==> run Y <==
==> flow/design.v (excerpt) <==
module cpu#(
  parameter CLOCK_HZ = 27_000_000
) (
  input  rst,
  input  clk,
  input  irq,
  output dmem_ren,  
  output dmem_wen,  
  output dmem_byt,  
  output [14-1:0] dmem_addr,
  input  [15:0] dmem_rdata,  
  output [15:0] dmem_wdata,  
  output pmem_wenh, pmem_wenl,
  output [14-1:0] pmem_addr,
  input  [17:0] pmem_rdata,  
  output [17:0] pmem_wdata   
);
clock: 13.7 ns
lec_check: 0
cap_margin: 20
core_margin: 2
core_utilization: 17
slew_margin: 20
run.sh (not shown) runs the stock make flow with config.mk's settings and CLKGATE_MAP_FILE=.
==> inputs of run K, as changes to run Y <==
- CORE_UTILIZATION: 17 -> 40
- SETUP_SLACK_MARGIN: default -> 0.68
==> flow/constraint.sdc (replaced) <==
create_clock -name core_clock -period 11.2 [get_ports {clk}]
set_input_delay 2.2400 -clock core_clock [delete_from_list [all_inputs] [get_ports {clk}]]
set_output_delay 2.2400 -clock core_clock [all_outputs]
set_load 0.01 [all_outputs]
==> inputs of run C, as changes to run Y <==
- CAP_MARGIN: 20 -> 10
- CELL_PAD_IN_SITES_DETAIL_PLACEMENT: default -> 0
- CORE_ASPECT_RATIO: default -> 1.0
- CORE_UTILIZATION: 17 -> 70
- CTS_CLUSTER_DIAMETER: default -> 333
- GPL_ROUTABILITY_DRIVEN: default -> 1
- HOLD_SLACK_MARGIN: default -> -0.08
- MAX_ROUTING_LAYER: default -> met4
- SETUP_SLACK_MARGIN: default -> 2.22
- TNS_END_PERCENT: default -> 80
==> flow/constraint.sdc (replaced) <==
create_clock -name core_clock -period 9.0 [get_ports {clk}]
set_input_delay 1.8000 -clock core_clock [delete_from_list [all_inputs] [get_ports {clk}]]
set_output_delay 1.8000 -clock core_clock [all_outputs]
set_load 0.01 [all_outputs]
==> results <==
| item | run C | run Y | run K |
|---|---|---|---|
| Outcome | finished with violations | complete, no violations | complete, no violations |
| Violated checks | setup timing | - | - |
| Data required time at the worst endpoint | 7.20 ns | 10.96 ns | 8.96 ns |
| Power per cell area | 502 mW/mm^2 | 252 mW/mm^2 | 355 mW/mm^2 |
| Gate Area | 0.0225 sq mm | 0.0211 sq mm | 0.0219 sq mm |
| Final WS setup | -1.57 ns | 0.390 ns | 0.551 ns |
| Number of H-tree branching levels | 2 | 3 | 3 |
| Util after Layout | 85.9% | 20.0% | 47.6% |
| Sum of internal, switching and leakage power | 0.0233 W | 0.0113 W | 0.0160 W |
| Number of antenna violations at the first check in global routing | 16 | 2 | 1 |
| Full die area | 0.0566 sq mm | 0.229 sq mm | 0.0982 sq mm |
| Final count of negative-setup-slack endpoints | 23 | 0 | 0 |
| Final HPWL from detailed placement | 89.5 mm | 98.6 mm | 88.0 mm |
| Clock-pin slew on the worst setup and hold paths | 0.07 ns | 0.06 ns | 0.06 ns |
| Area of the core | 0.0539 sq mm | 0.224 sq mm | 0.0950 sq mm |
| Final Non-Filler Cells | 5604 | 7500 | 5984 |
| Part of the total power dissipated in combinational logic | 72.9% | 62.7% | 67.8% |

* * *

==> inputs of run a <==
Starting RTL as in the previous note.
clock: 5.22 ns
lec_check: 0
cap_margin: 20
core_margin: 2
core_utilization: 57
slew_margin: 20
==> run b: changes against run a <==
CELL_PAD_IN_SITES_DETAIL_PLACEMENT = 2   (was not set)
CELL_PAD_IN_SITES_GLOBAL_PLACEMENT = 1   (was not set)
CORE_MARGIN = 4   (was 2)
CORE_UTILIZATION = 36   (was 57)
MAX_ROUTING_LAYER = met4   (was not set)
PLACE_DENSITY_LB_ADDON = 0.18   (was not set)
SETUP_SLACK_MARGIN = 0.86   (was not set)
SLEW_MARGIN = 25   (was 20)
==> flow/constraint.sdc (replaced) <==
create_clock -name core_clock -period 10.6 [get_ports {clk}]
set_input_delay 2.1200 -clock core_clock [delete_from_list [all_inputs] [get_ports {clk}]]
set_output_delay 2.1200 -clock core_clock [all_outputs]
set_load 0.01 [all_outputs]
==> summary of the runs <==
Between run a and run b, the lower worst hold slack is in run b (gap 0.011 ns).
Against run a, the sequential power of run b is lower by 49%.
In run b the wire length is higher than in run a, by 22%.
Run a produced a layout that fails on setup timing. Run b finished but fails on setup timing.
Between run a and run b, the lower via count is in run b (gap 1.2%, measured against run b).
Of run a and run b, run b has the higher clock-buffer cell count (gap 15).
Area after synthesis is the same in run b and run a.
==> figures <==
item                                                                                    run b                       run a
Outcome                                                            complete, but fails checks  complete, but fails checks
Violated checks                                                                  setup timing                setup timing
Insertion delay to the later sink of the worst-skew pair                              0.65 ns                     0.63 ns
Flop share of the area                                                                  32.3%                       30.3%
Number of antenna violations at the first check in global routing                           5                           1
Ratio of layout area to synthesized area                                               1.213x                      1.293x
All-layer global routing usage                                                          28.4%                       37.0%
DIE WIDTH                                                                              334 um                      263 um
Detailed-routing wirelength on met1                                                   67.7 mm                     53.0 mm
Signal buf overhead                                                                     9.37%                       15.7%
Total met2 wirelength after detailed routing                                          75.4 mm                     58.7 mm
Worst r2r src                                                                        insn[16]                    insn[15]
Area of the core                                                                   105000 um2                   66800 um2
Total die size                                                                     112000 um2                   69300 um2
Power and IR drop assume default switching activity.
